File: flow/run.sh
#!/bin/bash
# the make line also repeats each setting of config.mk as NAME=value (left out here)
make -C /OpenROAD-flow-scripts/flow DESIGN_CONFIG=/design/flow/config.mk WORK_HOME=/design/flow/orfs CLKGATE_MAP_FILE= finish
File: flow/config.mk
export PLATFORM = sky130hd
export DESIGN_NAME = TOP_BRIDGE
export DESIGN_NICKNAME = TOP_BRIDGE
export VERILOG_FILES = /design/flow/design.v
export SDC_FILE = /design/flow/constraint.sdc
export NUM_CORES = 4
export LEC_CHECK = 0
export CAP_MARGIN = 0
export CORE_MARGIN = 2
export CORE_UTILIZATION = 72
export CTS_CLUSTER_SIZE = 38
export HOLD_SLACK_MARGIN = -0.04
export PLACE_DENSITY = 0.64
export SETUP_SLACK_MARGIN = 0.88
export SLEW_MARGIN = 20
export TNS_END_PERCENT = 5
File: flow/constraint.sdc
create_clock -name core_clock -period 3.0 [get_ports {Hclk}]
set_input_delay 0.6000 -clock core_clock [delete_from_list [all_inputs] [get_ports {Hclk}]]
set_output_delay 0.6000 -clock core_clock [all_outputs]
set_load 0.01 [all_outputs]
File: flow/design.v
`timescale 1ns / 1ps
module AHB_MASTER(
                     input             Hclk,
                     input             Hresetn,
                     input [1:0]       Htrans,
                     input [31:0]      Haddr,
                     input [31:0]      Hwdata,
                     input [1:0]       Hburst,
                     input             Hwrite, Hsel, Hready,
                     output reg [31:0]  Haddr_temp,
                     output reg [31:0]  Hwdata_temp,
                     output reg        valid,
                     output reg        Hwrite_temp
                 );
parameter [1:0] IDLE     = 2'b00;
parameter [1:0] BUSY     = 2'b01;
parameter [1:0] ADDRESS  = 2'b10;
parameter [1:0] TRANSFER = 2'b11;
(*MARK_DEBUG = "TRUE"*)(*KEEP = "TRUE"*)reg [1:0] present_state;
(*MARK_DEBUG = "TRUE"*)(*KEEP = "TRUE"*)reg [1:0] next_state;
reg [31:0] addr;
reg [31:0] data;
reg [3:0] count;
reg [3:0] count_next;
always @(posedge Hclk) begin
    if (Hresetn == 1'b0) begin
        addr <= 'b0;
        data <= 'b0;
    end else begin
        if(present_state == ADDRESS || present_state == TRANSFER)
        begin
            addr <= Haddr;
            data <= Hwdata;
        end
    end
end
always @(posedge Hclk) begin
    if (Hresetn == 1'b0) begin
        present_state <= IDLE;
        count <= 4'd0;
    end else begin
        present_state <= next_state;
        count <= count_next;
    end
end
always @* begin
    count_next = count;
    case(present_state)
        IDLE: begin
            if (Hsel && Htrans == 2'b01) begin
                next_state = BUSY;
            end else if (Hsel && (Htrans == 2'b10 || Htrans == 2'b11) && Hready) begin
                next_state = ADDRESS;
            end else begin
                next_state = IDLE;
            end
        end
        BUSY: begin
            if (Hsel && Htrans == 2'b10 && Hready) begin
                next_state = ADDRESS;
            end else if ((Hsel && (Htrans == 2'b01)) || (!Hready)) begin
                next_state = BUSY;
            end else begin
                next_state = IDLE;
            end
        end
        ADDRESS: begin
            if (Hsel && (Htrans == 2'b10 || Htrans == 2'b11) && Hready) begin
                next_state = TRANSFER;
            end else if ((Hsel && (Htrans == 2'b01)) || (!Hready)) begin
                next_state = BUSY;
            end else begin
                next_state = IDLE;   
            end
        end
        TRANSFER: begin
            if (!Hsel || Htrans == 2'b00) begin
                next_state = IDLE;
            end else if ((Htrans == 2'b01) || (!Hready)) begin
                next_state = BUSY;
            end else begin
                case (Hburst)
                    2'b00: next_state = ADDRESS;
                    2'b01: next_state = TRANSFER;
                    2'b10: 
                    begin
                        if(count<=3)
                        begin
                            next_state = TRANSFER;
                            count_next = count+1'b1;
                        end
                        else begin
                            next_state = ADDRESS;
                            count_next = 4'd0;
                        end
                    end
                    2'b11: 
                    begin
                        if(count<=7)
                        begin
                            next_state = TRANSFER;
                            count_next = count+1'b1;
                        end
                        else begin
                            next_state = ADDRESS;
                            count_next = 4'd0;
                        end
                    end
                    default: next_state = IDLE;  
                endcase
            end
        end
        default: begin
            next_state = IDLE;  
        end
    endcase
end
always @(posedge Hclk) begin
    case(present_state)
        IDLE: begin
            valid <= 1'b0;
            Haddr_temp  <= 'b0;
            Hwdata_temp <= 'b0;
            Hwrite_temp <= 1'b0; 
        end
        BUSY: begin
            valid <= valid;
            Haddr_temp  <= Haddr_temp;
            Hwdata_temp <= Hwdata_temp;
            Hwrite_temp <= Hwrite_temp; 
        end
        ADDRESS: begin
            valid <= valid;
            Haddr_temp  <= addr;
            if(Hburst == 2'b00)
            begin
                Hwdata_temp <= data;
                Hwrite_temp <= Hwrite;
            end
            else
            begin
                Hwdata_temp <= Hwdata_temp;
                Hwrite_temp <= Hwrite_temp; 
           end
        end
        TRANSFER: begin
            case (Hburst)
                2'b00: begin
                    valid <= 1'b1;
                    Haddr_temp <= Haddr_temp;
                    Hwdata_temp <= data;
                    Hwrite_temp <= Hwrite; 
                end
                2'b01: begin
                    valid <= 1'b1;
                    Haddr_temp <= Haddr_temp + 1'b1;  
                    Hwdata_temp <= data;  
                    Hwrite_temp <= Hwrite;
                end
                2'b10: begin
                    if (Haddr_temp < (Haddr + 4)) begin
                        valid <= 1'b1;
                        Hwdata_temp <= data;
                        Haddr_temp <=  Haddr_temp + 1'b1;
                        Hwrite_temp <= Hwrite;
                    end else begin
                        valid <= 1'b1;
                        Hwdata_temp <= data;
                        Haddr_temp <=  addr;
                        Hwrite_temp <= Hwrite;
                    end
                end
                2'b11: begin
                    if (Haddr_temp < (Haddr + 8)) begin
                        valid <= 1'b1;
                        Hwdata_temp <= data;
                        Haddr_temp <= Haddr_temp + 1'b1;  
                        Hwrite_temp <= Hwrite;
                    end else begin
                        valid <= 1'b1;
                        Hwdata_temp <= data;
                        Haddr_temp <= addr;                
                        Hwrite_temp <= Hwrite;
                    end
                end
                default: begin
                    valid <= 1'b0;
                    Haddr_temp  <= 'b0;
                    Hwdata_temp <= 'b0;
                    Hwrite_temp <= 'b0; 
                end
            endcase
        end
    endcase
end
endmodule
`timescale 1ns / 1ps
module APB_SLAVE(
input Presetn,
input Pclk,
input [32:0] addr_temp,
input [31:0] data_temp,
input [31:0] Prdata,
input transfer,
input Pready,
output reg    Psel,
output reg [31:0] Paddr,
output reg [31:0] Pdata,
output reg [31:0] rdata_temp,
output reg Pwrite,
output reg Penable
);
reg [2:0] present_state, next_state;
parameter idle  = 2'b01;
parameter setup  = 2'b10;
parameter enable = 2'b11;
always@(posedge Pclk)
begin
  if(!Presetn)
     present_state <= idle;
  else
     present_state <= next_state;
end
always@(*)
begin
next_state = idle;
case(present_state)
idle:
   begin
     if(!transfer)
        next_state = idle;
     else
        next_state = setup;
   end
setup:
    begin      
     if(Psel)
     next_state = enable;
     else
     next_state = idle;
    end
enable:
    begin
     if(Psel)
       if(transfer)
         begin
           if(Pready)
             begin
             next_state = setup;
             end
           else 
             next_state = enable;
         end
     else
       next_state = idle;
   end    
endcase
end
always @(posedge Pclk)
begin
if(!Presetn)
begin
 Psel       <= 1'b0;
 Penable    <= 1'b0;
 Paddr      <= 32'b0;
 Pdata      <= 32'b0;
 rdata_temp <= 32'b0;
 Pwrite     <= 1'b0;
end
else
case(present_state)
idle:
begin
 Psel    <= 1'b1;
 Penable <= 1'b0;
end 
setup:
 Penable <= 1'b0;
enable:
     begin
     if(Psel)
       Penable <= 1'b1;
       if(transfer)
         begin
           if(Pready)
             begin
             Paddr <= addr_temp[31:0];
             Pwrite <= addr_temp[32];
              if(addr_temp[32])
               begin
                 Pdata  <= data_temp;
                 rdata_temp  <= 'b0;
               end
               else
               begin
                 Pdata  <= Pdata;
                 rdata_temp  <= Prdata;
               end  
             end 
             end
end
endcase
end
endmodule
module FIFO_SYNC #(
    parameter WIDTH = 32,
    parameter DEPTH = 16,
    parameter AW    = 4
)(
    input                  clk,
    input                  rst,
    input      [WIDTH-1:0] din,
    input                  wr_en,
    input                  rd_en,
    output reg [WIDTH-1:0] dout,
    output                 full,
    output                 empty
);
reg [WIDTH-1:0] mem [0:DEPTH-1];
reg [AW-1:0]    wptr;
reg [AW-1:0]    rptr;
reg [AW:0]      count;
wire do_wr = wr_en && !full;
wire do_rd = rd_en && !empty;
assign full  = (count == DEPTH);
assign empty = (count == 0);
always @(posedge clk) begin
    if (do_wr)
        mem[wptr] <= din;
end
always @(posedge clk) begin
    if (rst) begin
        wptr  <= {AW{1'b0}};
        rptr  <= {AW{1'b0}};
        count <= {(AW+1){1'b0}};
        dout  <= {WIDTH{1'b0}};
    end else begin
        if (do_wr)
            wptr <= wptr + 1'b1;
        if (do_rd) begin
            rptr <= rptr + 1'b1;
            dout <= mem[rptr];
        end
        case ({do_wr, do_rd})
            2'b10:   count <= count + 1'b1;
            2'b01:   count <= count - 1'b1;
            default: count <= count;
        endcase
    end
end
endmodule
`timescale 1ns / 1ps
module FIFO_CONTROL(
                     input Hclk,
                     input Hresetn,
                     input[31:0]  Haddr_temp,
                     input[31:0]  Hwdata_temp,
                     input       valid,
                     input       Hwrite_temp,
                     input       Pready,
                     output [31:0] data_temp,
                     output [32:0] addr_temp,
                     output transfer,
                     output full
    );
    wire resetn,empty_data, wr_en,rd_en,full_data,full_addr,empty_addr;
    wire [32:0] addr_in;
    FIFO_SYNC #(.WIDTH(32)) F1(
  .rst(resetn),                   
  .clk(Hclk),                
  .din(Hwdata_temp),                   
  .wr_en(wr_en),               
  .rd_en(rd_en),               
  .dout(data_temp),                 
  .full(full_data),                 
  .empty(empty_data)               
);
FIFO_SYNC #(.WIDTH(33)) F2 (
  .rst(resetn),                   
  .clk(Hclk),                
  .din(addr_in),                   
  .wr_en(wr_en),               
  .rd_en(rd_en),               
  .dout(addr_temp),                 
  .full(full_addr),                 
  .empty(empty_addr)               
);
assign full     =  full_data || full_addr;
assign transfer = (!empty_data && !empty_addr);
assign wr_en    =  valid && Hwrite_temp;
assign rd_en    =  transfer && Pready ;
assign addr_in  =  {Hwrite_temp, Haddr_temp};
assign resetn   = !Hresetn;
endmodule
`timescale 1ns / 1ps
module TOP_BRIDGE(
   input Hclk, Hresetn,
                     input [1:0]       Htrans,
                     input [31:0]       Haddr,
                     input [31:0]       Hwdata,
                     input [1:0]       Hburst,
                     input             Hwrite,
                     input             Hsel,
                     input             Pready,
                     input [31:0]      Prdata,
                     output Psel,
                     output [31:0] Paddr,
                     output [31:0] Pdata,
                     output [31:0] rdata_temp,
                     output Pwrite,
                     output Penable
    );
                    wire [31:0]  Haddr_temp;
                    wire [31:0]  Hwdata_temp;
                    wire         valid;
                    wire         Hwrite_temp;
                    wire [31:0]  data_temp;
                    wire [32:0]  addr_temp;
                    wire         transfer;
                    wire         full;
                    wire         Hready;
                    assign Hready = !full;
                    AHB_MASTER AS (
                      .Hclk(Hclk),
                      .Hresetn(Hresetn),
                      .Htrans(Htrans),
                      .Haddr(Haddr),
                      .Hwdata(Hwdata),
                      .Hburst(Hburst),
                      .Hwrite(Hwrite), 
                      .Hsel(Hsel), 
                      .Hready(Hready),
                      .Haddr_temp(Haddr_temp),
                      .Hwdata_temp(Hwdata_temp),
                      .valid(valid),
                      .Hwrite_temp(Hwrite_temp)
                    );  
                    FIFO_CONTROL FC (
                      .Hclk(Hclk), 
                      .Hresetn(Hresetn),
                      .Haddr_temp(Haddr_temp),
                      .Hwdata_temp(Hwdata_temp),
                      .valid(valid),
                      .Hwrite_temp(Hwrite_temp),
                      .Pready(Pready),
                     .data_temp(data_temp),
                     .addr_temp(addr_temp),
                     .transfer(transfer),
                     .full(full)
                    );
                    APB_SLAVE AM (
                    .Presetn(Hresetn),
                    .Pclk(Hclk),
                    .addr_temp(addr_temp),
                    .data_temp(data_temp),
                    .Prdata(Prdata),
                    .transfer(transfer),
                    .Pready(Pready),
                    .Psel(Psel),
                    .Paddr(Paddr),
                    .Pdata(Pdata),
                    .rdata_temp(rdata_temp),
                    .Pwrite(Pwrite),
                    .Penable(Penable)
                    );
endmodule
==> run summary, run 1 <==
vias in the first global route - 36.47k
post-synth area from yosys stat - 0.05504 mm²
initial antenna violation count - 4
Num CTS Buffers - 133
largest net degree at the start of global routing - 88
detail-routed via count per cell - 7.598
met2 wire len - 88.67 mm
Max stage delay cell, worst path - ha_1
Cell Chain, Critical Path - buf_8 > ha_4 > nand4_4 > nor4_4 > and4_4 > and3_4 > and2_4 > buf_6 > nand4_1 > xor2_1 > ha_1 > nand3_2 > nor4_4 > nand2_1 > a31oi_4 > o22ai_4 > o21bai_4 > buf_6 > buf_12 > o2bb2ai_1
total detailed-routing wirelength - 186.2 mm
Worst Tran Pin Value - 1.198 ns
Max-slew headroom - 19.97%
hold path start - Haddr[16]
FF+latch count, synth - 1371
power share of the clock group - 45.6%
ys flop type - edfxtp_1
CP Capture Type - flip-flop
number of routed nets with antenna violations - 0
cell taking the most area after synthesis - edfxtp_1
RSZ-0062 raised after global routing - true
die height - 280.5 µm
syn avg cell area - 16.83 µm²
sequential share of power - 52.2%
max-cap violation count - 0
post-DP HPWL - 80.27 mm
crit-path max FO - 8
Hold Path Class - in -> reg
die extent in x - 280.5 µm
Yosys warning count - 4
IO Pins - 204
P_clk - 18.0 mW
Setup Skew - 0.05364 ns
most instantiated cells after synthesis - 1106 x edfxtp_1, 504 x nand2_1, 325 x mux4_2
Reg clk slew, reported paths - 0.08 ns
Post-CTS Hold Buffers - 0
Internal Dissipation - 30.54 mW
final worst path period need - 3.555 ns
and+or+nand+nor area frac - 6.592%
post-route DRC violation count - 0
yosys cell count - 3271
Synth area leaders - edfxtp_1 60%, mux4_2 13%, dfxtp_1 9.6%
Sw Ratio - 22.68%
uppermost routed layer - met5
yosys aoi share - 4.726%
total tool warning count - 39
mapped cell area - 0.05504 mm²
setup TNS - -15.43 ns
pwr dens - 590.4 mW/mm²
GP Congestion - 0.8833
post-route cell area - 0.06689 mm²
WS Path Type - in -> reg
slowest stage delay, CP - 0.32 ns
Final Slew Violations - 0
final tally of setup violations - 32
CTS tree - yes
worst hold slack - 0.2833 ns
Fillers - 2621
Critical Path Start Type - input pin
WP depth - 20
Unique cell types - 62
mux contribution to synthesized area - 13.33%
P_sw - 8.957 mW
Hold Vio Cnt, Final - 0
worst setup margin - -0.5551 ns
status - failed layout checks
CP Launch Point - Haddr[3]
row cnt - 101
GRT overflow - 0
R2R Path End - AS.Haddr_temp[31]$_DFFE_PP_
Post-Synthesis Cells - 3271
Lkg Pwr - 23.00 nW
Post-synth EDFFs - 1106
Insertion Delay late pin - 0.79 ns
Pre-Place Util - 72.59%
WL met1 - 54.46 mm
CTS max path bufs - 3
Buf+Inv Stages, Crit Path - 4
DR WL/cell - 39.06 µm
crit path DAT - 4.14 ns
final worst-path cycle share - 118.5%
ys async rst share - 0%
Yosys top cell area share - 60.34%
Hold Path Sink - AS.addr[16]$_SDFFE_PN0P_
reg2reg setup slack - 0.01 ns
seq pwr - 20.6 mW
P_comb - 0.886 mW
Max H-tree Level - 4
final net count - 3870
CTS Root Cell - clkbuf_16
Port-buffer cells - 203
Mapped Nets - 3461
first-pass GRT wire length - 244.1 mm
most common cell in the synthesized netlist - edfxtp_1
Blocking Checks - setup timing
Logic pwr share - 2.2%
Setup crit end - AS.Haddr_temp[31]$_DFFE_PP_
register share after synthesis - 69.98%
clk sink count - 1371
Adder Area Share - 1.959%
number of DRC markers in iteration 0 - 6116
GRT Overall Usage - 43.77%
Worst Hold Depth - 4
reg2reg start - AS.Haddr_temp[15]$_DFFE_PP_
top power group - sequential cells
Peak VDD IR - 0.8636 mV
Critical Path RT - 3.59 ns
die area - 0.07867 mm²
Largest delay share family, worst path - simple AND/OR/NAND/NOR gates
Main logic family - multiplexers
vias - 36.22k
dpl cell area - 0.05998 mm²
Core ar. - 0.07582 mm²
XORs/XNORs by Area - 1.671%
area growth from synthesis to layout - 21.52%
first drt pass iteration count - 6
r2r worst-path depth - 8
met3 WL - 24.67 mm
max frequency - 281.3 MHz
[metrics by stage]
step                utilization (%)  std cells  power [mW]  setup slack (ns)
global placement              79.07       4467       21.73            -1.500
CTS                           86.67       4741       38.59           -0.3976
finish                        88.22       4767       39.49           -0.5551
detailed placement            79.11       4468       21.77            -1.625
floorplan                         -       3271       21.33           -0.7621
global route                  88.21       4766       39.81           -0.6979
[per-layer routing]
metal / vias up / GRT usage [%]
met3: 1257 / 9.093
met2: 3993 / 72.40
met5: - / 0
met1: 17530 / 52.63
met4: 6 / 29.06
li1: 13440 / -
[cell type report]
type                    instances  area [µm²]  share of cell area (%)
flip-flops and latches       1371       38570                   57.67
multi-input cells            1677       17410                   26.02
repair buffers                462        5185                   7.752
clock buffers                 186        3705                   5.539
well taps                     978        1224                   1.829
clock inverters                57       646.9                  0.9671
inverters                      35       143.9                  0.2151
diodes                          1       2.502                0.003741
[timing repair]
item,CTS,global route
cloned,5,8
setup endpoints to repair,1301,1040
resized,363,299
pin swaps,153,173
setup buffers,25,17
==> inputs of run 2 (changes only) <==
ABC_AREA = 1   (was unset)
CAP_MARGIN = 25   (was 0)
CORE_ASPECT_RATIO = 1.33   (was unset)
CORE_MARGIN = 10   (was 2)
CORE_UTILIZATION = 38   (was 72)
CTS_CLUSTER_DIAMETER = 155   (was unset)
CTS_CLUSTER_SIZE = unset   (was 38)
GPL_ROUTABILITY_DRIVEN = 0   (was unset)
GPL_TIMING_DRIVEN = 0   (was unset)
HOLD_SLACK_MARGIN = unset   (was -0.04)
MAX_ROUTING_LAYER = met5   (was unset)
MIN_ROUTING_LAYER = met2   (was unset)
PLACE_DENSITY = unset   (was 0.64)
PLACE_DENSITY_LB_ADDON = 0.06   (was unset)
SETUP_SLACK_MARGIN = unset   (was 0.88)
TNS_END_PERCENT = 55   (was 5)
clock period = 7.85 ns   (was 3.0 ns; I/O delays follow)
==> run 2 against run 1 <==
Now clean on timing, DRC and antenna. Via count up 55%. Final cell count up 60%. Sequential power down 61%. Core utilization down 43 points. Critical path depth up 5. Power down 61%. Wire length up 16%. Synthesized cell count up 55%. Non-clock buffer count up 138. Highest routed layer unchanged.
==> run summary, run 2 <==
status - finished clean
GRT overflow - 0 (unchanged)
CP most frequent cell - nand2_2
IO Pins - 204 (unchanged)
register share after synthesis - 68.28% (-1.7 points)
CTS tree - yes
total tool warning count - 34 (-13%)
P_comb - 0.590 mW (-33%)
die extent in x - 354.1 µm (+26%)
max frequency - 175.1 MHz
Sw Ratio - 23.60% (+0.92 points)
setup TNS - 0 ns (+15.43 ns)
Hold Vio Cnt, Final - 0 (unchanged)
crit path DAT - 6.29 ns (+2.15 ns)
Critical Path Start Type - input pin
Peak VDD IR - 0.2083 mV (-76%)
Synth area leaders - edfxtp_1 59%, dfxtp_1 9.4%, o21ai_0 7.1%
die area - 0.1644 mm² (+110%)
final worst path period need - 5.710 ns
Buf+Inv Stages, Crit Path - 3 (-1)
reg2reg setup slack - 3.80 ns (+3.79 ns)
final net count - 5687 (+47%)
total detailed-routing wirelength - 216.8 mm (+16%)
Fillers - 13.98k (+430%)
FF+latch count, synth - 1371 (unchanged)
row cnt - 163 (+61%)
vias in the first global route - 58.62k (+61%)
most common cell in the synthesized netlist - edfxtp_1
yosys cell count - 5063 (+55%)
Hold Path Sink - AS.valid$_DFFE_PN_
GRT Overall Usage - 38.11% (-5.7 points)
Num CTS Buffers - 143 (+7.5%)
yosys aoi share - 14.38% (+9.7 points)
cell taking the most area after synthesis - edfxtp_1
ys flop type - edfxtp_1
Worst Tran Pin Value - 1.242 ns (+0.04475 ns)
Core ar. - 0.1481 mm² (+95%)
area growth from synthesis to layout - 19.91%
Main logic family - AND-OR/OR-AND gates
Logic pwr share - 3.8% (+1.6 points)
number of routed nets with antenna violations - 0 (unchanged)
hold path start - AS.present_state[3]$_DFF_P_
number of DRC markers in iteration 0 - 13.44k (+120%)
P_sw - 3.645 mW (-59%)
and+or+nand+nor area frac - 10.27% (+3.7 points)
first drt pass iteration count - 14 (+8)
Pre-Place Util - 38.10% (-34 points)
Yosys warning count - 4 (unchanged)
Mapped Nets - 5253 (+52%)
Post-CTS Hold Buffers - 0 (unchanged)
max-cap violation count - 0 (unchanged)
Insertion Delay late pin - 0.85 ns (+0.06 ns)
final tally of setup violations - 0 (-100%)
pwr dens - 228.3 mW/mm² (-61%)
reg2reg start - FC.F1.rptr[1]$_SDFFE_PN0P_
post-route DRC violation count - 0 (unchanged)
Internal Dissipation - 11.80 mW (-61%)
seq pwr - 8.03 mW (-61%)
Port-buffer cells - 201 (-0.99%)
Unique cell types - 42 (-32%)
DR WL/cell - 28.47 µm (-27%)
Critical Path RT - 8.43 ns (+4.84 ns)
mux contribution to synthesized area - 0% (-13 points)
Max stage delay cell, worst path - clkdlybuf4s50_1
post-synth area from yosys stat - 0.05641 mm² (+2.5%)
Post-synth EDFFs - 1106 (unchanged)
syn avg cell area - 11.14 µm² (-34%)
vias - 56.09k (+55%)
Adder Area Share - 1.912% (-0.048 points)
dpl cell area - 0.06273 mm² (+4.6%)
worst hold slack - 0.4371 ns (+0.1539 ns)
Max-slew headroom - 17.18% (-2.8 points)
final worst-path cycle share - 72.74% (-46 points)
sequential share of power - 52.0% (-0.2 points)
post-CTS setup buffer count - 0 (-100%)
crit-path max FO - 10 (+2)
Final Slew Violations - 0 (unchanged)
worst slack at placement - 1.515 ns (+3.140 ns)
post-DP HPWL - 152.1 mm (+90%)
clk sink count - 1371 (unchanged)
detail-routed via count per cell - 7.366 (-3.1%)
Lkg Pwr - 23.61 nW (+2.6%)
mapped cell area - 0.05641 mm² (+2.5%)
worst setup margin - 2.140 ns (+2.695 ns)
post-cts sizing count - 0 (-100%)
slowest stage delay, CP - 0.64 ns (+0.32 ns)
Hold Path Class - reg -> reg
Setup crit end - AS.Haddr_temp[25]$_DFFE_PP_
most instantiated cells after synthesis - 1106 x edfxtp_1, 820 x nor2_1, 798 x o21ai_0
Max H-tree Level - 4 (unchanged)
Setup Skew - 0.03651 ns (-0.01714 ns)
Largest delay share family, worst path - simple AND/OR/NAND/NOR gates
Post-Synthesis Cells - 5063 (+55%)
CP Capture Type - flip-flop
Yosys top cell area share - 58.87% (-1.5 points)
top power group - sequential cells
largest net degree at the start of global routing - 24 (-73%)
RSZ-0062 raised after global routing - false
power share of the clock group - 44.2% (-1.4 points)
CP Launch Point - Haddr[4]
Comb area - 0.01591 mm² (-8.6%)
FF+latch area - 0.03852 mm² (-0.15%)
CTS max path bufs - 3 (unchanged)
die height - 464.4 µm (+66%)
post-route cell area - 0.06765 mm² (+1.1%)
r2r worst-path depth - 9 (+1)
XORs/XNORs by Area - 1.056% (-0.62 points)
CTS Root Cell - clkbuf_16
Reg clk slew, reported paths - 0.07 ns (about the same)
P_clk - 6.83 mW (-62%)
initial antenna violation count - 0 (-4)
WP depth - 25 (+25%)
ys async rst share - 0% (unchanged)
WS Path Type - in -> reg
R2R Path End - FC.F1.dout[1]$_SDFFE_PN0P_
first-pass GRT wire length - 301.6 mm (+24%)
Worst Hold Depth - 0 (-4)
-- run 2: area by class of cell --
cell class                 count  share of cell area (%)
antenna                       21                 0.07768
timing repair buffer         289                   5.669
inverter                     293                   1.626
multi-input combinational   3088                   23.52
sequential                  1371                   56.94
buffer                       311                   1.814
clock inverter                71                   1.025
clock buffer                 191                   5.674
tap                         1980                   3.662
-- run 2: metal layers --
metal	vias to the layer above	global-route usage, %	share of wire [%]
li1	18930	-	-
met1	18930	-	0
met2	16180	48.04	50
met3	1994	46.01	38
met4	52	9.230	11
met5	-	13.35	1.2
-- run 2: metrics by stage --
step / total power, mW / util (%) / cells
after floorplan: 8.382 / - / 5063
after global placement: 8.699 / 41.13 / 7244
after detailed placement: 8.723 / 42.37 / 7313
after CTS: 15.35 / 45.43 / 7575
after global routing: 15.78 / 45.65 / 7594
final: 15.44 / 45.69 / 7615
==> inputs of run 3 (changes only) <==
ABC_AREA = unset   (was 1)
CAP_MARGIN = 20   (was 25)
CORE_ASPECT_RATIO = unset   (was 1.33)
CORE_MARGIN = 2   (was 10)
CORE_UTILIZATION = 40   (was 38)
CTS_CLUSTER_DIAMETER = unset   (was 155)
GPL_ROUTABILITY_DRIVEN = unset   (was 0)
GPL_TIMING_DRIVEN = unset   (was 0)
MAX_ROUTING_LAYER = unset   (was met5)
MIN_ROUTING_LAYER = unset   (was met2)
PLACE_DENSITY = 0.6   (was unset)
PLACE_DENSITY_LB_ADDON = unset   (was 0.06)
TNS_END_PERCENT = unset   (was 55)
clock period = 5.0 ns   (was 7.85 ns; I/O delays follow)
==> run 3 against run 2 <==
Critical endpoint is now AS.Haddr_temp[10]$_DFFE_PP_. Synthesized cell count shrank 35%. Final cell count shrank 28%. Sequential cell count is the same. Non-clock buffer count shrank 257. Count of clock-buffer cells in the layout grew 21. Largest cell class unchanged. Core utilization grew 1.5 points. Hold slack gained 0.011 ns. Cell area shrank 4.5%.
==> run summary, run 3 <==
Peak VDD IR - 0.2433 mV (+17%)
RSZ-0062 raised after global routing - false
Logic pwr share - 1.7% (-2.1 points)
final worst path period need - 4.497 ns
P_sw - 4.797 mW (+32%)
Insertion Delay late pin - 0.78 ns (-0.07 ns)
die height - 375.0 µm (-19%)
detail-routed via count per cell - 5.408 (-27%)
Post-CTS Hold Buffers - 0 (unchanged)
Yosys top cell area share - 60.34% (+1.5 points)
Max stage delay cell, worst path - clkdlybuf4s50_1
Adder Area Share - 1.959% (+0.048 points)
Hold Path Sink - AM.rdata_temp[5]$_SDFFE_PN0P_
number of DRC markers in iteration 0 - 2524 (-81%)
Max H-tree Level - 4 (unchanged)
first-pass GRT wire length - 203.4 mm (-33%)
overall power - 23.20 mW (+50%)
Comb area - 0.01583 mm² (-0.50%)
setup TNS - 0 ns (unchanged)
Port-buffer cells - 203 (+1.0%)
CP Launch Point - Haddr[4]
CP Capture Type - flip-flop
met2 wire len - 69.11 mm (-37%)
crit-path max FO - 24 (+14)
GRT Overall Usage - 19.66% (-18 points)
initial antenna violation count - 2 (+2)
R2R Path End - AS.Haddr_temp[10]$_DFFE_PP_
Worst Tran Pin Value - 1.101 ns (-0.1416 ns)
Hold Vio Cnt, Final - 0 (unchanged)
Internal Dissipation - 18.40 mW (+56%)
post-synth area from yosys stat - 0.05504 mm² (-2.4%)
Num CTS Buffers - 146 (+2.1%)
IO Pins - 204 (unchanged)
Core ar. - 0.1370 mm² (-7.5%)
max-cap violation count - 0 (unchanged)
Mapped Nets - 3461 (-34%)
total tool warning count - 37 (+8.8%)
syn avg cell area - 16.83 µm² (+51%)
met3 WL - 6.910 mm (-92%)
cell taking the most area after synthesis - edfxtp_1
FF+latch area - 0.03854 mm² (about the same)
number of routed nets with antenna violations - 0 (unchanged)
hold path start - AM.rdata_temp[5]$_SDFFE_PN0P_
slowest stage delay, CP - 0.51 ns (-0.13 ns)
status - finished clean
post-route DRC violation count - 0 (unchanged)
uppermost routed layer - met4
die area - 0.1406 mm² (-14%)
post-DP HPWL - 82.67 mm (-46%)
Sw Ratio - 20.68% (-2.9 points)
Fillers - 11.55k (-17%)
largest net degree at the start of global routing - 196 (+720%)
vias - 29.69k (-47%)
Max-slew headroom - 26.46% (+9.3 points)
ys async rst share - 0% (unchanged)
crit path DAT - 5.11 ns (-1.18 ns)
Buf+Inv Stages, Crit Path - 3 (unchanged)
Final Slew Violations - 0 (unchanged)
P_clk - 10.4 mW (+52%)
sequential share of power - 53.4% (+1.4 points)
final net count - 3762 (-34%)
ys flop type - edfxtp_1
pwr dens - 359.2 mW/mm² (+57%)
XORs/XNORs by Area - 1.671% (+0.62 points)
mapped cell area - 0.05504 mm² (-2.4%)
register share after synthesis - 69.98% (+1.7 points)
area growth from synthesis to layout - 17.34%
reg2reg setup slack - 1.63 ns (-2.17 ns)
row cnt - 136 (-17%)
post-CTS setup buffer count - 0 (unchanged)
CTS Root Cell - clkbuf_16
Synth area leaders - edfxtp_1 60%, mux4_2 13%, dfxtp_1 9.6%
total detailed-routing wirelength - 137.4 mm (-37%)
yosys cell count - 3271 (-35%)
Critical Path RT - 5.61 ns (-2.82 ns)
first drt pass iteration count - 5 (-9)
Largest delay share family, worst path - simple AND/OR/NAND/NOR gates
most common cell in the synthesized netlist - edfxtp_1
yosys aoi share - 4.726% (-9.7 points)
top power group - sequential cells
Hold Path Class - reg -> reg
WP depth - 19 (-24%)
final tally of setup violations - 0 (unchanged)
reg2reg start - AS.Haddr_temp[1]$_DFFE_PP_
r2r worst-path depth - 9 (unchanged)
and+or+nand+nor area frac - 6.592% (-3.7 points)
max frequency - 222.4 MHz
CTS tree - yes
Reg clk slew, reported paths - 0.06 ns (about the same)
dpl cells - 5218 (-29%)
Main logic family - multiplexers
Critical Path Start Type - input pin
power share of the clock group - 44.8% (+0.6 points)
Setup crit end - AS.Haddr_temp[10]$_DFFE_PP_
GP Congestion - 0.7963
Lkg Pwr - 20.48 nW (-13%)
Setup Skew - 0.04300 ns (+0.006498 ns)
Pre-Place Util - 40.18% (+2.1 points)
Post-Synthesis Cells - 3271 (-35%)
seq pwr - 12.4 mW (+54%)
Cell Chain, Critical Path - clkdlybuf4s50_1 > ha_1 > nand4_2 > nor4_4 > and4_4 > and3_1 > and2_4 > nand3_1 > xor2_1 > ha_1 > nand4_1 > nor3_1 > buf_4 > nand4_1 > a31oi_1 > o22ai_1 > o21bai_2 > buf_12 > o2bb2ai_1
post-cts sizing count - 0 (unchanged)
DR WL/cell - 25.03 µm (-12%)
Final Util - 47.15% (+1.5 points)
final worst-path cycle share - 89.94% (+17 points)
WS Path Type - in -> reg
GRT overflow - 0 (unchanged)
vias in the first global route - 30.39k (-48%)
die extent in x - 375.0 µm (+5.9%)
P_comb - 0.405 mW (-31%)
Unique cell types - 62 (+48%)
clk sink count - 1371 (unchanged)
most instantiated cells after synthesis - 1106 x edfxtp_1, 504 x nand2_1, 325 x mux4_2
mux contribution to synthesized area - 13.33% (+13 points)
FF+latch count, synth - 1371 (unchanged)
WL met1 - 57.28 mm (+57.28 mm)
Worst Hold Depth - 2 (+2)
Yosys warning count - 4 (unchanged)
Layout Cells excl Fill - 5489 (-28%)
Post-synth EDFFs - 1106 (unchanged)
CTS max path bufs - 3 (unchanged)
[run 3: final cells by class]
type | instances | share of cell area (%)
repair buffers | 343 | 4.954
clock buffers | 212 | 6.356
diodes | 1 | 0.003874
flip-flops and latches | 1371 | 59.67
clock inverters | 58 | 0.8311
inverters | 35 | 0.2053
multi-input cells | 1675 | 24.51
well taps | 1794 | 3.475
[run 3: metrics by stage]
| stage | hold WS [ns] | cell area, µm² | worst slack [ns] |
|---|---|---|---|
| global route | 0.4683 | 64580 | 0.1243 |
| floorplan | 0.4064 | 55040 | 0.5634 |
| detailed placement | 0.4426 | 59940 | -0.2818 |
| global placement | 0.4357 | 59940 | -0.1943 |
| finish | 0.4483 | 64590 | 0.5032 |
| CTS | 0.4500 | 64580 | 0.5080 |
[run 3: layer usage]
metal / vias to the layer above / track usage [%]
met5: - / 0
met3: 220 / 3.430
met2: 800 / 33.46
met4: 0 / 6.391
li1: 13220 / -
met1: 15450 / 25.60
==> inputs of run 4 (changes only) <==
CAP_MARGIN = 40   (was 20)
CORE_UTILIZATION = 72   (was 40)
CTS_CLUSTER_SIZE = 50   (was unset)
PLACE_DENSITY = 0.64   (was 0.6)
SETUP_SLACK_MARGIN = 0.74   (was unset)
clock period = 2.9 ns   (was 5.0 ns; I/O delays follow)
==> run 4 against run 3 <==
The layout now fails its checks (setup timing). Final cell count decreased by 11%. Hold slack got worse by 0.22 ns. Register-to-register slack got worse by 1.9 ns. Synthesized cell count unchanged. Sequential cell count unchanged. Wire length increased by 49%. First-iteration DRC count increased to 3.1 times the previous value. Critical path type unchanged. Highest routed layer is now met5.
==> run summary, run 4 <==
status - failed layout checks
Blocking Checks - setup timing
row cnt - 101 (-26%)
slowest stage delay, CP - 0.41 ns (-0.10 ns)
Worst Hold Depth - 2 (unchanged)
Unique cell types - 62 (unchanged)
pwr dens - 609.8 mW/mm² (+70%)
crit path DAT - 4.31 ns (-0.80 ns)
mux contribution to synthesized area - 13.33% (unchanged)
mapped cell area - 0.05504 mm² (unchanged)
vias - 38.07k (+28%)
reg2reg start - AS.Haddr_temp[5]$_DFFE_PP_
Lkg Pwr - 22.73 nW (+11%)
ys flop type - edfxtp_1
CP Launch Point - Haddr[4]
Max H-tree Level - 4 (unchanged)
hold path start - Hresetn
Setup crit end - AS.Haddr_temp[25]$_DFFE_PP_
GRT overflow - 0 (unchanged)
CTS max path bufs - 3 (unchanged)
CTS Root Cell - clkbuf_16
Max stage delay cell, worst path - nor4_4
Final Slew Violations - 0 (unchanged)
GP Congestion - 0.9076 (+14%)
final worst path period need - 3.738 ns
Port-buffer cells - 203 (unchanged)
FF+latch area - 0.03857 mm² (about the same)
post-DP HPWL - 80.50 mm (-2.6%)
total tool warning count - 40 (+8.1%)
Hold Vio Cnt, Final - 0 (unchanged)
die height - 280.5 µm (-25%)
P_sw - 9.652 mW (+100%)
post-synth area from yosys stat - 0.05504 mm² (unchanged)
WP depth - 19 (unchanged)
P_clk - 19.0 mW (+83%)
Mapped Nets - 3461 (unchanged)
final worst-path cycle share - 128.9% (+39 points)
worst hold slack - 0.2325 ns (-0.2158 ns)
initial antenna violation count - 28 (+26)
Worst Tran Pin Value - 0.8662 ns (-0.2345 ns)
dpl cells - 4468 (-14%)
number of DRC markers in iteration 0 - 7720 (+210%)
Max-slew headroom - 41.99% (+16 points)
Sw Ratio - 23.40% (+2.7 points)
power share of the clock group - 46.0% (+1.2 points)
post-route DRC violation count - 0 (unchanged)
GRT Overall Usage - 45.82% (+26 points)
worst setup margin - -0.8378 ns (-1.341 ns)
syn avg cell area - 16.83 µm² (unchanged)
die extent in x - 280.5 µm (-25%)
crit-path max FO - 8 (-67%)
die area - 0.07867 mm² (-44%)
CP Capture Type - flip-flop
Yosys warning count - 4 (unchanged)
Pre-Place Util - 72.59% (+32 points)
sequential share of power - 51.7% (-1.7 points)
reg2reg setup slack - -0.23 ns (-1.86 ns)
number of routed nets with antenna violations - 0 (unchanged)
yosys aoi share - 4.726% (unchanged)
Layout Cells excl Fill - 4860 (-11%)
Fillers - 2389 (-79%)
DR WL/cell - 42.00 µm (+68%)
Final Util - 89.20% (+42 points)
first-pass GRT wire length - 253.2 mm (+24%)
R2R Path End - AS.Haddr_temp[23]$_DFFE_PP_
CP most frequent cell - buf_4
most common cell in the synthesized netlist - edfxtp_1
Yosys top cell area share - 60.34% (unchanged)
Insertion Delay late pin - 0.80 ns (+0.02 ns)
Adder Area Share - 1.959% (unchanged)
area growth from synthesis to layout - 22.88%
Main logic family - multiplexers
Hold Path Class - in -> reg
max frequency - 267.5 MHz
detail-routed via count per cell - 7.833 (+45%)
IO Pins - 204 (unchanged)
max-cap violation count - 0 (unchanged)
Post-CTS Hold Buffers - 0 (unchanged)
Synth area leaders - edfxtp_1 60%, mux4_2 13%, dfxtp_1 9.6%
cell taking the most area after synthesis - edfxtp_1
Largest delay share family, worst path - simple AND/OR/NAND/NOR gates
Setup Skew - 0.06259 ns (+0.01959 ns)
seq pwr - 21.3 mW (+72%)
clk sink count - 1371 (unchanged)
first drt pass iteration count - 12 (+7)
largest net degree at the start of global routing - 79 (-60%)
Buf+Inv Stages, Crit Path - 4 (+1)
CTS tree - yes
FF+latch count, synth - 1371 (unchanged)
Critical Path RT - 3.47 ns (-2.14 ns)
yosys cell count - 3271 (unchanged)
Cell Chain, Critical Path - buf_8 > ha_4 > nand4_4 > nor4_4 > and4_4 > and3_4 > and2_4 > buf_4 > xnor2_1 > ha_1 > nand3_1 > nand2_1 > a211o_1 > o31a_1 > o22ai_4 > buf_4 > nand2_2 > clkbuf_16 > o2bb2ai_1
Peak VDD IR - 0.6501 mV (+170%)
r2r worst-path depth - 8 (-1)
Comb area - 0.01679 mm² (+6.1%)
Critical Path Start Type - input pin
Hold Path Sink - FC.F2.count[4]$_SDFFE_PN0P_
post-route cell area - 0.06763 mm² (+4.7%)
Logic pwr share - 2.3% (+0.6 points)
Post-Synthesis Cells - 3271 (unchanged)
Post-synth EDFFs - 1106 (unchanged)
register share after synthesis - 69.98% (unchanged)
Reg clk slew, reported paths - 0.12 ns (+0.06 ns)
XORs/XNORs by Area - 1.671% (unchanged)
final net count - 3950 (+5.0%)
Core ar. - 0.07582 mm² (-45%)
Internal Dissipation - 31.59 mW (+72%)
most instantiated cells after synthesis - 1106 x edfxtp_1, 504 x nand2_1, 325 x mux4_2
vias in the first global route - 37.03k (+22%)
total detailed-routing wirelength - 204.1 mm (+49%)
top power group - sequential cells
and+or+nand+nor area frac - 6.592% (unchanged)
RSZ-0062 raised after global routing - true
WS Path Type - in -> reg
P_comb - 0.938 mW (+130%)
Num CTS Buffers - 133 (-8.9%)
dpl cell area - 0.06041 mm² (+0.77%)
ys async rst share - 0% (unchanged)
final tally of setup violations - 32 (+32)
==> run 4: area by class of cell <==
| type | instances | area share (%) |
|---|---|---|
| clock inverter | 68 | 1.138 |
| clock buffer | 179 | 5.404 |
| timing repair buffer | 544 | 9.531 |
| inverter | 35 | 0.2201 |
| sequential | 1371 | 57.03 |
| tap | 978 | 1.809 |
| multi-input combinational | 1675 | 24.83 |
| antenna | 10 | 0.03700 |
==> run 4: metrics by stage <==
stage / setup TNS, ns / setup WS [ns] / power (mW)
2_1_floorplan: -26.52 / -0.8421 / 22.07
3_3_place_gp: -50.72 / -1.601 / 22.46
3_5_place_dp: -55.72 / -1.803 / 22.51
4_1_cts: -21.91 / -0.7237 / 40.02
5_1_grt: -29.17 / -0.9587 / 41.48
6_report: -24.80 / -0.8378 / 41.25
==> run 4: timing repair <==
action,4_1_cts,5_1_grt
gates resized,275,184
setup endpoints to repair,1329,257
pin swaps,67,64
cloned,18,25
setup buffers,35,56
==> run 4: per-layer routing <==
metal / up-vias / wire length [µm] / global-route usage [%]
li1: 13610 / - / -
met1: 17980 / 56500 / 53.90
met2: 4776 / 94120 / 75.39
met3: 1674 / 29930 / 10.24
met4: 32 / 23210 / 32.70
met5: - / 368 / 0
==> inputs of run 5 (changes only) <==
ABC_AREA = 1   (was unset)
CAP_MARGIN = 20   (was 40)
CORE_UTILIZATION = 56   (was 72)
CTS_CLUSTER_SIZE = 100   (was 50)
PLACE_DENSITY = 0.6   (was 0.64)
SETUP_SLACK_MARGIN = unset   (was 0.74)
clock period = 4.49 ns   (was 2.9 ns; I/O delays follow)
==> run 5 against run 4 <==
Now clean on timing, DRC and antenna. Via count is 5.6% higher. Combinational power fell by 9.8%. Synthesized cell count grew 55%. Global-route usage fell by 16 points. Count of clock-buffer cells in the layout grew 8. Cell area is 3.3% lower. Clock skew down 0.040 ns. Sequential cell count unchanged. Setup slack improved by 1.4 ns. Wire length decreased by 23%. Largest cell class unchanged.
==> run summary, run 5 <==
ys flop type - edfxtp_1
initial antenna violation count - 13 (-54%)
final worst-path cycle share - 86.43% (-42 points)
WS Path Type - in -> reg
DR WL/cell - 23.37 µm (-44%)
most instantiated cells after synthesis - 1106 x edfxtp_1, 820 x nor2_1, 798 x o21ai_0
vias - 40.19k (+5.6%)
clk sink count - 1371 (unchanged)
Worst Hold Depth - 2 (unchanged)
die extent in x - 321.4 µm (+15%)
post-route DRC violation count - 0 (unchanged)
Main logic family - AND-OR/OR-AND gates
Critical Path RT - 4.99 ns (+1.52 ns)
CTS Root Cell - clkbuf_16
Hold Path Sink - AS.data[6]$_SDFFE_PN0P_
CP Capture Type - flip-flop
Peak VDD IR - 0.3517 mV (-46%)
largest net degree at the start of global routing - 137 (+73%)
Internal Dissipation - 20.78 mW (-34%)
row cnt - 116 (+15%)
Yosys warning count - 4 (unchanged)
reg2reg start - AS.Hwrite_temp$_SDFFCE_PN0P_
routing usage on met3 - 5.069% (-5.2 points)
post-CTS setup buffer count - 0 (-100%)
number of routed nets with antenna violations - 0 (unchanged)
number of DRC markers in iteration 0 - 4581 (-41%)
P_comb - 0.846 mW (-9.8%)
Layout Cells excl Fill - 6703 (+38%)
Synth area leaders - edfxtp_1 59%, dfxtp_1 9.4%, o21ai_0 7.1%
Setup Skew - 0.02258 ns (-0.04002 ns)
Sw Ratio - 21.32% (-2.1 points)
Insertion Delay late pin - 0.75 ns (-0.05 ns)
status - finished clean
mux contribution to synthesized area - 0% (-13 points)
Port-buffer cells - 203 (unchanged)
total tool warning count - 44 (+10%)
Logic pwr share - 3.2% (+0.9 points)
CP Launch Point - Haddr[3]
total detailed-routing wirelength - 156.7 mm (-23%)
WP depth - 24 (+5)
Hold Vio Cnt, Final - 0 (unchanged)
Post-CTS Hold Buffers - 0 (unchanged)
dpl cell area - 0.06081 mm² (+0.68%)
post-cts sizing count - 0 (-100%)
P_clk - 11.5 mW (-39%)
Post-synth EDFFs - 1106 (unchanged)
Hold Path Class - reg -> reg
IO Pins - 204 (unchanged)
Yosys top cell area share - 58.87% (-1.5 points)
Max-slew headroom - 32.50% (-9.5 points)
register share after synthesis - 68.28% (-1.7 points)
yosys cell count - 5063 (+55%)
Critical Path Start Type - input pin
P_sw - 5.631 mW (-42%)
r2r worst-path depth - 7 (-1)
final net count - 5478 (+39%)
GRT overflow - 0 (unchanged)
top power group - sequential cells
syn avg cell area - 11.14 µm² (-34%)
max-cap violation count - 0 (unchanged)
reg2reg setup slack - 1.39 ns (+1.62 ns)
detail-routed via count per cell - 5.996 (-23%)
Mapped Nets - 5253 (+52%)
Max H-tree Level - 4 (unchanged)
busiest grt layer - met1
crit path DAT - 4.39 ns (+0.08 ns)
vias in the first global route - 37.43k (+1.1%)
RSZ-0062 raised after global routing - false
ys async rst share - 0% (unchanged)
Largest delay share family, worst path - simple AND/OR/NAND/NOR gates
post-synth area from yosys stat - 0.05641 mm² (+2.5%)
hold path start - AS.data[6]$_SDFFE_PN0P_
slowest stage delay, CP - 0.48 ns (+0.07 ns)
Lkg Pwr - 23.37 nW (+2.8%)
yosys aoi share - 14.38% (+9.7 points)
max frequency - 257.7 MHz
seq pwr - 14.0 mW (-34%)
Buf+Inv Stages, Crit Path - 4 (unchanged)
Worst Tran Pin Value - 1.013 ns (+0.1464 ns)
post-DP HPWL - 93.27 mm (+16%)
Setup crit end - AS.Haddr_temp[21]$_DFFE_PP_
die area - 0.1033 mm² (+31%)
Cell Chain, Critical Path - clkdlybuf4s50_1 > ha_1 > nand2_1 > nor2_1 > nand2_2 > nor2_2 > inv_2 > nor2_4 > nand3_4 > buf_4 > a21oi_1 > o21ai_0 > o21a_1 > ha_1 > a21oi_1 > o21a_1 > a21oi_1 > nor2_2 > nand2_2 > nand2_2 > buf_4 > nand3_1 > nand3_1 > nand2_1
crit-path max FO - 23 (+15)
XORs/XNORs by Area - 1.056% (-0.62 points)
pwr dens - 403.8 mW/mm² (-34%)
CTS tree - yes
final tally of setup violations - 0 (-100%)
mapped cell area - 0.05641 mm² (+2.5%)
Final Slew Violations - 0 (unchanged)
die height - 321.4 µm (+15%)
most common cell in the synthesized netlist - edfxtp_1
Adder Area Share - 1.912% (-0.048 points)
Fillers - 7761 (+220%)
post-route cell area - 0.06539 mm² (-3.3%)
first drt pass iteration count - 6 (-6)
Num CTS Buffers - 142 (+6.8%)
met1 usage - 45.52% (-8.4 points)
Reg clk slew, reported paths - 0.06 ns (-0.06 ns)
Core ar. - 0.1000 mm² (+32%)
power share of the clock group - 43.7% (-2.3 points)
met2 Usage GRT - 45.51% (-30 points)
GP Congestion - 0.8665 (-4.5%)
Max stage delay cell, worst path - clkdlybuf4s50_1
dpl cells - 6442 (+44%)
Unique cell types - 42 (-32%)
cell taking the most area after synthesis - edfxtp_1
Post-Synthesis Cells - 5063 (+55%)
GRT Overall Usage - 30.21% (-16 points)
sequential share of power - 53.1% (+1.4 points)
Pre-Place Util - 56.41% (-16 points)
and+or+nand+nor area frac - 10.27% (+3.7 points)
FF+latch count, synth - 1371 (unchanged)
final worst path period need - 3.881 ns
CTS max path bufs - 3 (unchanged)
R2R Path End - FC.F1.mem[8][26]$_DFFE_PP_
first-pass GRT wire length - 233.4 mm (-7.8%)
area growth from synthesis to layout - 15.91%
-- run 5: routing by layer --
metal / share of wire [%] / vias up
li1: - / 18600
met1: 44 / 19520
met2: 44 / 1807
met3: 9.2 / 261
met4: 2.5 / 6
met5: 0.026 / -
-- run 5: cell type report --
cell class                 instances  area, µm²  share of cell area (%)
sequential                      1371      38540                   58.93
multi-input combinational       3088      15850                   24.24
clock buffer                     187       3918                   5.991
timing repair buffer             392       3686                   5.637
tap                             1298       1624                   2.484
inverter                         293       1117                   1.709
clock inverter                    73      655.6                   1.003
antenna                            1      2.502                0.003827
-- run 5: metrics by stage --
| stage | hold slack (ns) | setup TNS [ns] | worst slack (ns) | utilization (%) | power [mW] |
|---|---|---|---|---|---|
| after floorplan | 0.4064 | 0 | 0.6226 | - | 14.65 |
| after global placement | 0.4427 | 0 | 0.006697 | 60.81 | 15.12 |
| after detailed placement | 0.4448 | -1.766 | -0.09158 | 60.81 | 15.13 |
| after CTS | 0.4541 | 0 | 0.6984 | 65.39 | 26.53 |
| after global routing | 0.4665 | 0 | 0.3471 | 65.39 | 27.12 |
| final | 0.4555 | 0 | 0.6091 | 65.39 | 26.41 |
==> inputs of run 6 (changes only) <==
ABC_AREA = unset   (was 1)
CAP_MARGIN = 40   (was 20)
CORE_UTILIZATION = 72   (was 56)
CTS_CLUSTER_SIZE = 39   (was 100)
PLACE_DENSITY = unset   (was 0.6)
SETUP_SLACK_MARGIN = -0.21   (was unset)
clock period = 2.72 ns   (was 4.49 ns; I/O delays follow)
==> run 6 against run 5 <==
Largest cell class unchanged. Critical path depth is 6 lower. Global-route usage is 12 points higher. Area after synthesis is 2.4% lower. First-iteration DRC count rose by 0.57%. Wire length up 3.3%. Now fails the layout checks on setup timing. Power is 62% higher. Sequential power grew 62%.
==> run summary, run 6 <==
Critical Path RT - 3.19 ns (-1.80 ns)
GRT overflow - 0 (unchanged)
area growth from synthesis to layout - 18.88%
vias - 33.93k (-16%)
most common cell in the synthesized netlist - edfxtp_1
ant diodes - 0 (-1)
final net count - 3875 (-29%)
DR WL/cell - 33.90 µm (+45%)
post-route cell area - 0.06544 mm² (about the same)
post-DP HPWL - 84.88 mm (-9.0%)
reg2reg start - AS.Haddr_temp[2]$_DFFE_PP_
Worst Tran Pin Value - 0.8045 ns (-0.2081 ns)
Hold Path Sink - AM.present_state[0]$_DFF_P_
R2R Path End - AS.Haddr_temp[25]$_DFFE_PP_
number of routed nets with antenna violations - 0 (unchanged)
Num CTS Buffers - 132 (-7.0%)
CTS Root Cell - clkbuf_16
Setup crit end - AS.Haddr_temp[1]$_DFFE_PP_
reg2reg setup slack - -0.33 ns (-1.72 ns)
Adder Area Share - 1.959% (+0.048 points)
Port-buffer cells - 203 (unchanged)
Reg clk slew, reported paths - 0.06 ns (about the same)
status - failed layout checks
CTS max path bufs - 3 (unchanged)
die area - 0.07867 mm² (-24%)
Unique cell types - 62 (+48%)
crit path DAT - 3.95 ns (-0.44 ns)
Setup Skew - 0.05724 ns (+0.03466 ns)
Post-Synthesis Cells - 3271 (-35%)
final tally of setup violations - 35 (+35)
r2r worst-path depth - 8 (+1)
crit-path max FO - 8 (-65%)
first drt pass iteration count - 8 (+2)
Synth area leaders - edfxtp_1 60%, mux4_2 13%, dfxtp_1 9.6%
Max stage delay cell, worst path - o31a_1
overall power - 42.68 mW (+62%)
post-route DRC violation count - 0 (unchanged)
cell taking the most area after synthesis - edfxtp_1
Core ar. - 0.07582 mm² (-24%)
P_clk - 19.0 mW (+65%)
dpl cell area - 0.06042 mm² (-0.65%)
Post-synth EDFFs - 1106 (unchanged)
Final Slew Violations - 0 (unchanged)
max-cap violation count - 0 (unchanged)
row cnt - 101 (-13%)
slowest stage delay, CP - 0.34 ns (-0.14 ns)
clk sink count - 1371 (unchanged)
and+or+nand+nor area frac - 6.592% (-3.7 points)
Max H-tree Level - 4 (unchanged)
pwr dens - 652.2 mW/mm² (+61%)
die extent in x - 280.5 µm (-13%)
final worst path period need - 3.483 ns
FF+latch count, synth - 1371 (unchanged)
CP Launch Point - Haddr[3]
worst setup margin - -0.7634 ns (-1.372 ns)
CP most frequent cell - buf_12
hold path start - Hresetn
WP depth - 18 (-25%)
final worst-path cycle share - 128.1% (+42 points)
ys async rst share - 0% (unchanged)
Cell Chain, Critical Path - buf_12 > ha_4 > nand4_4 > nor4_4 > and4_4 > and3_4 > and2_4 > nand3_2 > xor2_1 > ha_1 > buf_4 > a211o_1 > o31a_1 > o22ai_4 > o21bai_4 > buf_6 > buf_12 > a32o_2
Main logic family - multiplexers
GRT Overall Usage - 41.82% (+12 points)
IO Pins - 204 (unchanged)
Buf+Inv Stages, Crit Path - 4 (unchanged)
WS Path Type - in -> reg
max frequency - 287.1 MHz
mapped cell area - 0.05504 mm² (-2.4%)
top power group - sequential cells
Hold Vio Cnt, Final - 0 (unchanged)
P_sw - 9.357 mW (+66%)
Blocking Checks - setup timing
RSZ-0062 raised after global routing - true
power share of the clock group - 44.5% (+0.8 points)
Peak VDD IR - 0.8750 mV (+150%)
Critical Path Start Type - input pin
initial antenna violation count - 2 (-11)
CP Capture Type - flip-flop
die height - 280.5 µm (-13%)
ys flop type - edfxtp_1
Lkg Pwr - 21.29 nW (-8.9%)
number of DRC markers in iteration 0 - 4607 (+0.57%)
vias in the first global route - 35.70k (-4.6%)
Insertion Delay late pin - 0.77 ns (+0.02 ns)
P_comb - 0.940 mW (+11%)
Mapped Nets - 3461 (-34%)
Worst Hold Depth - 2 (unchanged)
setup TNS - -20.37 ns (-20.37 ns)
seq pwr - 22.7 mW (+62%)
XORs/XNORs by Area - 1.671% (+0.62 points)
CTS tree - yes
largest net degree at the start of global routing - 77 (-44%)
Sw Ratio - 21.93% (+0.60 points)
syn avg cell area - 16.83 µm² (+51%)
Internal Dissipation - 33.32 mW (+60%)
sequential share of power - 53.3% (+0.2 points)
Hold Path Class - in -> reg
Yosys top cell area share - 60.34% (+1.5 points)
total detailed-routing wirelength - 161.8 mm (+3.3%)
Largest delay share family, worst path - AND-OR/OR-AND gates
Yosys warning count - 4 (unchanged)
yosys aoi share - 4.726% (-9.7 points)
most instantiated cells after synthesis - 1106 x edfxtp_1, 504 x nand2_1, 325 x mux4_2
first-pass GRT wire length - 234.5 mm (+0.44%)
post-synth area from yosys stat - 0.05504 mm² (-2.4%)
register share after synthesis - 69.98% (+1.7 points)
Max-slew headroom - 46.24% (+14 points)
detail-routed via count per cell - 7.111 (+19%)
Logic pwr share - 2.2% (-1.0 points)
Pre-Place Util - 72.59% (+16 points)
GP Congestion - 0.8966 (+3.5%)
yosys cell count - 3271 (-35%)
total tool warning count - 41 (-6.8%)
mux contribution to synthesized area - 13.33% (+13 points)
==> run 6: area by class of cell <==
| class | instances | area [µm²] |
|---|---|---|
| sequential | 1371 | 38530 |
| timing repair buffer | 470 | 4760 |
| multi-input combinational | 1675 | 16390 |
| inverter | 35 | 131.4 |
| clock buffer | 185 | 3707 |
| fill | 2855 | 10390 |
| clock inverter | 58 | 684.4 |
| tap | 978 | 1224 |
==> run 6: what timing repair did <==
action	CTS	global route
buffers inserted	12	6
gates cloned	3	0
pin swaps	22	25
hold buffers	0	0
resized	80	56
endpoints found under the setup margin	35	35
==> run 6: per-stage QoR <==
step           setup WS (ns)  hold slack [ns]  instances  utilization, %
2_1_floorplan        -0.9813           0.4064       3271               -
3_3_place_gp          -1.740           0.4384       4509           79.65
3_5_place_dp          -1.888           0.4480       4511           79.69
4_1_cts              -0.7113           0.2383       4768           85.96
5_1_grt              -0.8705           0.2547       4772           86.30
6_report             -0.7634           0.2218       4772           86.30
==> run 6: layer usage <==
layer	global-route usage (%)	vias up	routed length, µm
met5	0	-	18
met4	26.46	4	12050
met3	7.728	784	17000
met2	70.85	2974	82410
met1	49.96	16770	50310
li1	-	13400	-
==> inputs of run 7 (changes only) <==
ABC_AREA = 0   (was unset)
CAP_MARGIN = 25   (was 40)
CORE_ASPECT_RATIO = 0.56   (was unset)
CORE_MARGIN = 10   (was 2)
CORE_UTILIZATION = 38   (was 72)
CTS_CLUSTER_DIAMETER = 155   (was unset)
CTS_CLUSTER_SIZE = unset   (was 39)
GPL_ROUTABILITY_DRIVEN = 0   (was unset)
GPL_TIMING_DRIVEN = 0   (was unset)
MAX_ROUTING_LAYER = met5   (was unset)
MIN_ROUTING_LAYER = met1   (was unset)
PLACE_DENSITY_LB_ADDON = 0.21   (was unset)
SETUP_SLACK_MARGIN = unset   (was -0.21)
TNS_END_PERCENT = 55   (was unset)
clock period = 7.85 ns   (was 2.72 ns; I/O delays follow)
==> run 7 against run 6 <==
The run now finishes clean. Synthesized cell count unchanged. Non-clock buffer count up 25. Critical path depth up 1. Clock power down 68%. First-iteration DRC count down 19%. Register-to-register slack better by 3.8 ns. Setup slack better by 2.2 ns. Sequential share of layout area down 0.056 points. Count of clock-buffer cells in the layout down 16. Power down 66%. Highest routed layer unchanged.
==> run summary, run 7 <==
cell taking the most area after synthesis - edfxtp_1
status - finished clean
initial antenna violation count - 14 (+12)
Worst Hold Depth - 0 (-2)
first-pass GRT wire length - 228.1 mm (-2.7%)
worst hold slack - 0.4504 ns (+0.2286 ns)
GRT Overall Usage - 19.44% (-22 points)
setup TNS - 0 ns (+20.37 ns)
Worst Tran Pin Value - 1.141 ns (+0.3360 ns)
sequential share of power - 55.1% (+1.8 points)
Yosys top cell area share - 60.34% (unchanged)
Critical Path RT - 8.43 ns (+5.24 ns)
r2r worst-path depth - 15 (+7)
Num CTS Buffers - 120 (-9.1%)
post-DP HPWL - 112.9 mm (+33%)
post-cts sizing count - 0 (-100%)
R2R Path End - FC.F2.count[4]$_SDFFE_PN0P_
max-cap violation count - 0 (unchanged)
total tool warning count - 33 (-20%)
Max H-tree Level - 3 (-1)
dpl cell area - 0.06119 mm² (+1.3%)
Synth area leaders - edfxtp_1 60%, mux4_2 13%, dfxtp_1 9.6%
Setup Skew - 0.05242 ns (-0.004813 ns)
most common cell in the synthesized netlist - edfxtp_1
P_comb - 0.282 mW
Largest delay share family, worst path - simple AND/OR/NAND/NOR gates
Critical Path Start Type - input pin
post-CTS setup buffer count - 0 (-12)
number of DRC markers in iteration 0 - 3716 (-19%)
FF+latch count, synth - 1371 (unchanged)
Core ar. - 0.1438 mm² (+90%)
P_sw - 3.012 mW (-68%)
Adder Area Share - 1.959% (unchanged)
Hold Path Sink - AS.valid$_DFFE_PN_
vias - 31.14k (-8.2%)
detail-routed via count per cell - 5.443 (-23%)
Mapped Nets - 3461 (unchanged)
CP Capture Type - flip-flop
slowest stage delay, CP - 0.86 ns (+0.52 ns)
IO Pins - 204 (unchanged)
post-synth area from yosys stat - 0.05504 mm² (unchanged)
GRT overflow - 0 (unchanged)
Peak VDD IR - 0.1861 mV (-79%)
CTS max path bufs - 3 (unchanged)
Post-synth EDFFs - 1106 (unchanged)
CTS Root Cell - clkbuf_16
RSZ-0062 raised after global routing - false
Buf+Inv Stages, Crit Path - 3 (-1)
final worst-path cycle share - 81.35% (-47 points)
DR WL/cell - 27.83 µm (-18%)
Internal Dissipation - 11.29 mW (-66%)
mux contribution to synthesized area - 13.33% (unchanged)
Hold Path Class - reg -> reg
Post-Synthesis Cells - 3271 (unchanged)
XORs/XNORs by Area - 1.671% (unchanged)
total detailed-routing wirelength - 159.2 mm (-1.6%)
Insertion Delay late pin - 0.78 ns (about the same)
post-route DRC violation count - 0 (unchanged)
Reg clk slew, reported paths - 0.06 ns (about the same)
Unique cell types - 62 (unchanged)
row cnt - 104 (+3.0%)
clk sink count - 1371 (unchanged)
Final Util - 45.53% (-41 points)
largest net degree at the start of global routing - 25 (-68%)
final worst path period need - 6.386 ns
area growth from synthesis to layout - 18.94% (about the same)
power share of the clock group - 42.9% (-1.6 points)
yosys cell count - 3271 (unchanged)
Pre-Place Util - 38.28% (-34 points)
overall power - 14.30 mW (-66%)
Final Slew Violations - 0 (unchanged)
WP depth - 19 (+1)
Sw Ratio - 21.07% (-0.86 points)
Main logic family - multiplexers
crit path DAT - 6.97 ns (+3.02 ns)
die height - 304.8 µm (+8.7%)
CTS tree - yes
Lkg Pwr - 20.74 nW (-2.6%)
register share after synthesis - 69.98% (unchanged)
max frequency - 156.6 MHz
Hold Vio Cnt, Final - 0 (unchanged)
Port-buffer cells - 189 (-6.9%)
CP Launch Point - Haddr[3]
final tally of setup violations - 0 (-100%)
Post-CTS Hold Buffers - 0 (unchanged)
number of routed nets with antenna violations - 0 (unchanged)
Yosys warning count - 4 (unchanged)
crit-path max FO - 10 (+2)
Max-slew headroom - 23.96% (-22 points)
Cell Chain, Critical Path - clkdlybuf4s50_1 > ha_1 > nand4_2 > nor4_4 > and4_4 > and3_1 > buf_4 > and2_4 > nand3_1 > xor2_1 > ha_1 > nand4_1 > nor3_1 > nand4_1 > a31oi_1 > o22ai_1 > o21bai_2 > buf_2 > o2bb2ai_1
reg2reg setup slack - 3.45 ns (+3.78 ns)
mapped cell area - 0.05504 mm² (unchanged)
most instantiated cells after synthesis - 1106 x edfxtp_1, 504 x nand2_1, 325 x mux4_2
Setup crit end - AS.Haddr_temp[17]$_DFFE_PP_
ys async rst share - 0% (unchanged)
yosys aoi share - 4.726% (unchanged)
seq pwr - 7.88 mW (-65%)
WS Path Type - in -> reg
pwr dens - 218.4 mW/mm² (-67%)
top power group - sequential cells
P_clk - 6.13 mW (-68%)
Logic pwr share - 2.0% (-0.2 points)
vias in the first global route - 30.45k (-15%)
hold path start - AS.present_state[3]$_DFF_P_
Max stage delay cell, worst path - clkdlybuf4s50_1
die area - 0.1611 mm² (+100%)
final net count - 3888 (+0.34%)
reg2reg start - FC.F1.count[0]$_SDFFE_PN0P_
die extent in x - 528.6 µm (+88%)
ys flop type - edfxtp_1
post-route cell area - 0.06547 mm² (about the same)
and+or+nand+nor area frac - 6.592% (unchanged)
first drt pass iteration count - 5 (-3)
syn avg cell area - 16.83 µm² (unchanged)
-- run 7: metal layers --
layer / global-route usage [%] / wire length (µm) / part of all wire, % / up-vias
li1: - / - / - / 13490
met1: 30.37 / 75570 / 47 / 16180
met2: 25.71 / 63020 / 40 / 1283
met3: 6.523 / 17250 / 11 / 179
met4: 4.291 / 3333 / 2.1 / 6
met5: 0 / 41 / 0.026 / -
-- run 7: per-stage QoR --
step / std cells / worst slack, ns
after floorplan: 3271 / 2.843
after detailed placement: 5473 / 0.8888
after global routing: 5714 / 1.160
final: 5721 / 1.464
after global placement: 5368 / -0.3165
after CTS: 5701 / 1.673
-- run 7: final cells by class --
| class | count | area, µm² |
|---|---|---|
| diodes | 9 | 22.52 |
| plain buffers | 190 | 835.8 |
| clock buffers | 169 | 3485 |
| clock inverters | 59 | 584.3 |
| fillers | 12350 | 78320 |
| inverters | 35 | 131.4 |
| multi-input cells | 1675 | 15820 |
| flip-flops and latches | 1371 | 38520 |
| well taps | 1908 | 2387 |
| repair buffers | 305 | 3689 |
Power figures rest on the tool's default switching activity, not on a simulated workload.
